// minimax
module minimax(
   opt, move,
   grid, column_counts, player, sw, clk
);
input [83:0] grid;
input [20:0] column_counts;
input player;
input sw;
input clk;
output [6:0] opt;
output move;
reg [83:0] grid_copy;
reg [83:0] grid_copy_2;
reg aimoved;
reg opponentmoved;
reg [6:0] ai;
reg [6:0] opponent;
reg [2:0] index;
reg move_r;
assign move = move_r;
reg initial_score;
reg [6:0] count;  
reg [2:0] column;
reg [6:0] opt_r;
assign opt = opt_r;
wire [8:0] optscore;
reg [8:0] optscore_r;
assign optscore = optscore_r;
wire [8:0] score;
wire [8:0] curscore;
reg [8:0] curscore_r;
assign curscore = curscore_r;
score score_(
   .score (score),
   .grid (grid_copy_2), .ai (ai), .opponent (opponent), .clk (clk)
    );
always @(posedge clk)
begin
  if (player == 0 || !sw)
  begin
    count = 0;
    move_r = 0;
    optscore_r = 0;
    opt_r = 1;
	 curscore_r = 0;
  end
  else if (count == 105)
  begin
    if(curscore >= optscore && aimoved)
    begin
      opt_r = ai;
      optscore_r = curscore_r;
    end
    move_r = 1;
    count = (count + 1) % 128;
  end
  else if (count > 105)
  begin
    move_r = 0;
  end
  else if (count % 15 == 0)
  begin
    if(count == 0)
    begin
      optscore_r = 0;
    end
    else if(curscore >= optscore && aimoved)
    begin
      opt_r = ai;
      optscore_r = curscore_r;
    end
	 initial_score = 1;
    if(column_counts[(count / 15)*3 + 2-:3] < 6)
    begin
	   column = (count / 15) % 8;
      grid_copy = grid;
      grid_copy[13 - (count / 15)*2 + column_counts[(count / 15)*3 + 2-:3] * 14-:2] = 2'b10;
      aimoved = 1;
      ai = (13 - (count / 15)*2 + column_counts[(count / 15)*3 + 2-:3] * 14) % 128;
    end
    else
    begin
      grid_copy = grid;
      aimoved = 0;
      ai = 1;
		column = 0;
    end
    count = (count + 1) % 128;
  end
  else if ((count % 15) % 2 == 1)
  begin
    if(aimoved)
	   begin
      if(column_counts[(((count % 15) - 1)/2)* 3 +2-:3] < 6 && (((count % 15) - 1)/2) != column)
      begin
        grid_copy_2 = grid_copy;
        grid_copy_2[14 - (count % 15) + column_counts[(((count % 15) - 1)/2)* 3 + 2-:3] * 14-:2] = 2'b01;
        opponentmoved = 1;
  ...
make LEC_CHECK=0 CAP_MARGIN=20 CORE_MARGIN=2 CORE_UTILIZATION=58 CTS_CLUSTER_DIAMETER=238 SETUP_SLACK_MARGIN=-0.59 SLEW_MARGIN=20 TNS_END_PERCENT=5 finish   # period 8.23 ns
run.sh (not shown) runs the stock make flow with config.mk's settings and CLKGATE_MAP_FILE=.
The first run produced a layout that fails on setup timing.
Rerun with:
- CORE_UTILIZATION: 58 -> 65
- CTS_CLUSTER_DIAMETER: 238 -> unset
- SETUP_SLACK_MARGIN: -0.59 -> unset
- TNS_END_PERCENT: 5 -> unset
- clock period: 8.23 -> 10.7 ns (I/O delays scaled with it)
Now the flow passed the timing, DRC and antenna checks.
Total power is lower by a quarter to a third.
Routed wire length shrinks by roughly a tenth.
Hold slack is about the same.
Maximum frequency went up slightly.
Count of clock-buffer cells in the layout goes down by 1.
Area after synthesis is unchanged.
Core utilization falls by 2.7 points.
Via count fell by a little under a tenth.

* * *

job 7315:
Starting RTL as in the previous note.
export LEC_CHECK = 0
export CAP_MARGIN = 20
export CELL_PAD_IN_SITES_GLOBAL_PLACEMENT = 1
export CORE_MARGIN = 2
export CORE_UTILIZATION = 65
export GPL_ROUTABILITY_DRIVEN = 0
export MIN_ROUTING_LAYER = met2
export SETUP_SLACK_MARGIN = -0.04
export SLEW_MARGIN = 30
create_clock -name core_clock -period 9.95 [get_ports {clk}]
Job 7315 did not finish; a tool error ended it in global placement without I/O.
#### Input delta (job 1543 over job 7315)
Settings: a deleted SETUP_SLACK_MARGIN that had been -0.04; a change of SLEW_MARGIN from 30 to 20; a deleted GPL_ROUTABILITY_DRIVEN that had been 0; a deleted CELL_PAD_IN_SITES_GLOBAL_PLACEMENT that had been 1; a deleted MIN_ROUTING_LAYER that had been met2; an added TNS_END_PERCENT of 5; a change of the clock period (ns, I/O delays scaled along) from 9.95 to 7.53.
==> results <==
As far as xor-xnor portion of the synthesized cell area goes, job 1543 and job 7315 are indistinguishable; the numbers are identical.
Re number of synthesized flops with an enable pin: no difference whatsoever between job 7315 and job 1543.
Delta (job 1543 minus job 7315): proportion of register bits with asynchronous set or reset after synthesis about even; synthesized area about even; count of different cell masters after synthesis about even.
Reported for job 1543 and job 7315, synthesized net count turned out identical to the last digit.
Comparing job 7315 with job 1543, the number of rows in the core area came out essentially unchanged.
Job 7315 -> job 1543: adder and majority cell fraction of the synthesized area delta 0, exact match
Diff job 7315..job 1543 | area of the die | unchanged
Diff job 1543..job 7315 | chip area from the yosys synthesis statistics | negligible
Diff job 1543..job 7315 | portion of netlist area occupied by mux cells | negligible
Job 1543 did not finish; the tool stopped in global routing with error GRT-0116.
> inputs changed (job 1543 -> job 8492)
Settings: setting SETUP_SLACK_MARGIN to -0.59 for the first time; changing CORE_UTILIZATION from 65 to 58; removing TNS_END_PERCENT (formerly 5); changing the clock period (ns, I/O delays scaled along) from 7.53 to 10.6.
Findings:
Nothing crashed in job 8492 and all stages finished; the problem is that the final layout failed, the offending checks being negative setup slack. For instance count after placement with tap cells included, dividing the value from job 1543 by the value from job 8492 gives 1.11. Compared job 8492 against job 1543; post-synth tally of flip-flops with integrated enable within noise. | post-place setup slack | job 8492 vs job 1543 | better |. Final weighted congestion in routability-driven placement shrinks by more than 10% when moving from job 1543 to job 8492. Note that the sum of net half-perimeters after detailed placement recorded for job 1543 amounts to 1.06 times the value seen in job 8492. Relative to job 1543, die width has increased by about 6% in job 8492. Taking job 1543 as the reference, in job 8492 cell area after placement went down about 12%; full die area picked up an extra about 12%; vertical die size shows an increase of 5.8%; number of resized instances in the post-cts repair step down 182; number of buffers inserted by post-CTS setup repair fell 29.
### job 8492 -> job 4723
Settings: SETUP_SLACK_MARGIN no longer set, was -0.59; CORE_UTILIZATION now 66, was 58; MAX_ROUTING_LAYER now met4, previously not set; the clock period (ns, I/O delays scaled along) now 7.73, was 10.6.
## What came out
Final checks on job 8492, whose flow otherwise completed, came back failing, citing negative setup slack. Job 4723 got as far as global routing, where a tool error ended the run. Job 8492 -> job 4723: area reported by Yosys stat delta 0, exact match. Floorplan net count came out exactly the same in job 4723 and job 8492. Compare job 4723 and job 8492 | post-cts resize count higher: job 4723. Going from job 8492 to job 4723, the instance area at placement was found to have gone up by 15%. Placer's final routability congestion estimate on job 4723 is up relative to job 8492. Re synthesized area: no difference whatsoever between job 8492 and job 4723. Note that the placement row count recorded for job 4723 amounts to 0.939 times the value seen in job 8492. The final reports for job 4723 and job 8492 show die outline area lower in the former. Relative to job 8492, the number of placed instances, taps included measured on job 4723 has increased by more than 10%.
Here is what was changed in the inputs of job 1470 compared with job 4723.
Settings: a change of CORE_UTILIZATION from 66 to 40; a deleted MAX_ROUTING_LAYER that had been met4; a change of the clock period (ns, I/O delays scaled along) from 7.73 to 14.1.
## What came out
Job 1470 ran to completion and came out clean on the timing, DRC and antenna checks. As far as total cell area reported by yosys after synthesis goes, job 4723 and job 1470 are indistinguishable; the numbers are identical. Between job 4723 and job 1470, the flow reports global placer's final weighted congestion decreasing by more than 10%. Re synthesized area: no difference whatsoever between job 1470 and job 4723. Of job 1470 and job 4723, job 4723 shows the lower number of rows in the core area, with job 1470 above it. Compared with job 4723, job 1470 shows a lower count of placed standard cells including taps.
Edits applied to the flow inputs when going from job 1470 to job 1476:
Settings: a change of CORE_UTILIZATION from 40 to 58; an added SETUP_SLACK_MARGIN of -0.75; a change of the clock period (ns, I/O delays scaled along) from 14.1 to 8.63.
Results
[flow] job 1476 | stages: complete | final checks: fail | reason: max-capacitance violations, max-slew violations, negative setup slack
Compared with job 1470, job 1476 shows number of cells on the critical path higher by 4.5%.
The run showing the smaller first-pass GRT wire length is job 1470.
In the flow results for job 1470 and job 1476, the tapcell count is larger on job 1470.
Job 1470 ended up with opponent[1] as its startpoint of the most critical setup path; job 1476 ended up with opponent[0].

* * *

Starting RTL as in the previous note.
clock: 7.94 ns
lec_check: 0
abc_area: 0
cap_margin: 20
cell_pad_in_sites_detail_placement: 0
cell_pad_in_sites_global_placement: 0
core_aspect_ratio: 1.13
core_margin: 2
core_utilization: 58
cts_cluster_diameter: 136
cts_cluster_size: 51
gpl_timing_driven: 1
hold_slack_margin: 0.28
slew_margin: 25
The baseline aborted during global routing with ODB-0269.
Rerun with:
- CTS_CLUSTER_SIZE: 51 -> default
- HOLD_SLACK_MARGIN: 0.28 -> -0.09
- MAX_ROUTING_LAYER: default -> met4
- SETUP_SLACK_MARGIN: default -> 1.68
- TNS_END_PERCENT: default -> 5
- clock period: 7.94 -> 6.03 ns (I/O delays scaled with it)
This time the run finished but fails on capacitance limit, slew limit, setup timing.
Die size stays the same.
Synthesized area stays the same.
Synthesized cell count does not change.
Rerun with:
- CTS_CLUSTER_DIAMETER: 136 -> 49
- CTS_CLUSTER_SIZE: default -> 51
- HOLD_SLACK_MARGIN: -0.09 -> 0.28
- MAX_ROUTING_LAYER: met4 -> default
- PLACE_DENSITY_LB_ADDON: default -> 0.03
- SETUP_SLACK_MARGIN: 1.68 -> default
- TNS_END_PERCENT: 5 -> default
- clock period: 6.03 -> 7.94 ns (I/O delays scaled with it)
With this change the flow aborted during global routing on GRT-0232; synthesized area is unchanged; die area is unchanged; synthesized cell count stays the same.
Rerun with:
- ABC_AREA: 0 -> default
- CELL_PAD_IN_SITES_DETAIL_PLACEMENT: 0 -> default
- CELL_PAD_IN_SITES_GLOBAL_PLACEMENT: 0 -> default
- CORE_ASPECT_RATIO: 1.13 -> default
- CORE_UTILIZATION: 58 -> 19
- CTS_CLUSTER_DIAMETER: 49 -> default
- CTS_CLUSTER_SIZE: 51 -> default
- GPL_TIMING_DRIVEN: 1 -> default
- HOLD_SLACK_MARGIN: 0.28 -> default
- PLACE_DENSITY_LB_ADDON: 0.03 -> default
- SLEW_MARGIN: 25 -> 20
- clock period: 7.94 -> 17.2 ns (I/O delays scaled with it)
Effect: The new run finished with timing, DRC and antenna clean; die area grows to 3.0 times its value; synthesized cell count is unchanged; synthesized area does not change.

* * *

## job 6203
Starting RTL as in the previous note.
clock: 8.07 ns
lec_check: 0
cap_margin: 20
core_margin: 2
core_utilization: 59
cts_cluster_diameter: 373
cts_cluster_size: 97
place_density: 0.38
setup_slack_margin: 2.38
slew_margin: 20
tns_end_percent: 35
Job 6203 did not finish; a tool error ended it in 5_1_grt.
Input-level comparison between job 4189 and job 6203:
# job 6203
export LEC_CHECK = 0
export CAP_MARGIN = 20
export CORE_MARGIN = 2
export CORE_UTILIZATION = 59
export CTS_CLUSTER_DIAMETER = 373
export CTS_CLUSTER_SIZE = 97
export PLACE_DENSITY = 0.38
export SETUP_SLACK_MARGIN = 2.38
export SLEW_MARGIN = 20
export TNS_END_PERCENT = 35
create_clock -name core_clock -period 8.07 [get_ports {clk}]
# job 4189
export LEC_CHECK = 0
export CAP_MARGIN = 20
export CORE_MARGIN = 2
export CORE_UTILIZATION = 51
export CTS_CLUSTER_SIZE = 62
export SLEW_MARGIN = 20
create_clock -name core_clock -period 8.56 [get_ports {clk}]
### Flow results
Of job 4189 and job 6203, only job 6203 fails to reach the end of the flow. As the logs show, job 6203 stopped at 5_1_grt after a tool error, so it never reached the end of the flow. Layout checks on job 4189: not met. Flow itself completed; violations: setup timing. Delta (job 4189 minus job 6203): width of the die went up by about 7%, die area went up by about 15%, y dimension of the die went up by 7.4%, clock buffer count from CTS went up by 18. Weighted congestion at the end of routability-driven global placement down 0.047 in job 4189 wrt job 6203. As of job 4189, half-perimeter wire length after detailed placement had risen by a few percent compared to job 6203. Any difference in maximum clock insertion buffer count between job 6203 and job 4189 is small enough to ignore. Compare job 4189 and job 6203 | core utilization before placement higher: job 6203. Of job 4189 and job 6203, it is job 4189 that has the higher post-CTS repair timing setup buffer count. From job 6203 to job 4189 the numbers moved as follows: mapped cell area held steady; area reported by Yosys stat saw little to no change.
### job 4189 -> job 1504
# job 4189
export LEC_CHECK = 0
export CAP_MARGIN = 20
export CORE_MARGIN = 2
export CORE_UTILIZATION = 51
export CTS_CLUSTER_SIZE = 62
export SLEW_MARGIN = 20
create_clock -name core_clock -period 8.56 [get_ports {clk}]
# job 1504
export LEC_CHECK = 0
export CAP_MARGIN = 20
export CORE_MARGIN = 2
export CORE_UTILIZATION = 40
export SETUP_SLACK_MARGIN = -0.47
export SLEW_MARGIN = 20
create_clock -name core_clock -period 10.7 [get_ports {clk}]
### Flow results
- Job 1504 ended with more largest stage delay on the critical path than job 4189.
- Job 1504 vs job 4189, worst setup path startpoint: count[4]$_SDFFE_PP0P_ vs count[5]$_SDFFE_PP0P_
- Lower final critical-path required period was reported by job 4189, not job 1504.
- Job 1504 had finished all stages when the layout checks came back failing, citing setup timing.
- Final-layout clock-cell area share for job 1504: 0.17 points up relative to job 4189
- Comparing job 1504 and job 4189, the lower setup fix buffers added after clock tree synthesis is on job 1504.
The following lists how job 7946 was set up differently from job 1504:
# job 1504
export LEC_CHECK = 0
export CAP_MARGIN = 20
export CORE_MARGIN = 2
export CORE_UTILIZATION = 40
export SETUP_SLACK_MARGIN = -0.47
export SLEW_MARGIN = 20
create_clock -name core_clock -period 10.7 [get_ports {clk}]
# job 7946
export LEC_CHECK = 0
export CAP_MARGIN = 20
export CORE_MARGIN = 2
export CORE_UTILIZATION = 72
export CTS_CLUSTER_DIAMETER = 394
export SLEW_MARGIN = 20
create_clock -name core_clock -period 7.79 [get_ports {clk}]
--- outcome ---
Job 7946 never completed, since it errored out during 4_1_cts. Compared job 7946 against job 1504; floorplan net count within noise. Higher chip footprint was reported by job 1504, not job 7946. Taking job 7946 as 1.0, job 1504 lands at 1.3 on number of rows created at floorplan. Die extent in y: job 7946 < job 1504. On HPWL after detailed placement, job 1504 beats job 7946. Between job 1504 and job 7946, the number of distinct library cell variants in the gate-level netlist after synthesis does not differ in any meaningful way.
#### Input delta (job 8773 over job 7946)
# job 7946
export LEC_CHECK = 0
export CAP_MARGIN = 20
export CORE_MARGIN = 2
export CORE_UTILIZATION = 72
export CTS_CLUSTER_DIAMETER = 394
export SLEW_MARGIN = 20
create_clock -name core_clock -period 7.79 [get_ports {clk}]
# job 8773
export LEC_CHECK = 0
export CAP_MARGIN = 20
export CORE_MARGIN = 2
export CORE_UTILIZATION = 40
export SLEW_MARGIN = 20
create_clock -name core_clock -period 10.7 [get_ports {clk}]
==> results <==
Job 7946: it failed with a tool error in 4_1_cts, so there are no final results. In summary, job 8773 completed successfully, with a layout that passed the timing, DRC and antenna checks. Job 7946 → job 8773: area of the core increased 32000 um^2; standard-cell row count rose by 34%; floorplan utilization decreased by 32 points relative to the old numbers; horizontal die dimension saw an increase. Die area on job 8773 is behind job 7946. Against job 7946, job 8773 comes in 10% lower on placed standard-cell area.
## Diff of input files: job 547 against job 8773
# job 8773
export LEC_CHECK = 0
export CAP_MARGIN = 20
export CORE_MARGIN = 2
export CORE_UTILIZATION = 40
export SLEW_MARGIN = 20
create_clock -name core_clock -period 10.7 [get_ports {clk}]
# job 547
export LEC_CHECK = 0
export CAP_MARGIN = 20
export CORE_MARGIN = 2
export CORE_UTILIZATION = 58
export CTS_CLUSTER_SIZE = 62
export SLEW_MARGIN = 20
create_clock -name core_clock -period 8.56 [get_ports {clk}]
Notes after the runs:
- No final results exist for job 547, since it was stopped by error GRT-0232 during 5_1_grt.
- Between job 8773 and job 547, floorplan die width decreased.
- Diff job 8773 -> job 547: number of buffers created by CTS saw an increase; HPWL after detailed placement saw an increase; synthesized cell count saw little to no change; weighted congestion at the end of routability-driven global placement saw an increase.
- Between job 547 and job 8773, it is job 547 whose die size is lower, by 23000 um^2.
- In the tables for job 547 and job 8773, number of buffers inserted to repair setup after CTS reads lower with job 8773.
- Summary of the comparison: cell resize tally after clock tree synthesis is higher in job 547, relative to job 8773.
Power and IR drop assume default switching activity.
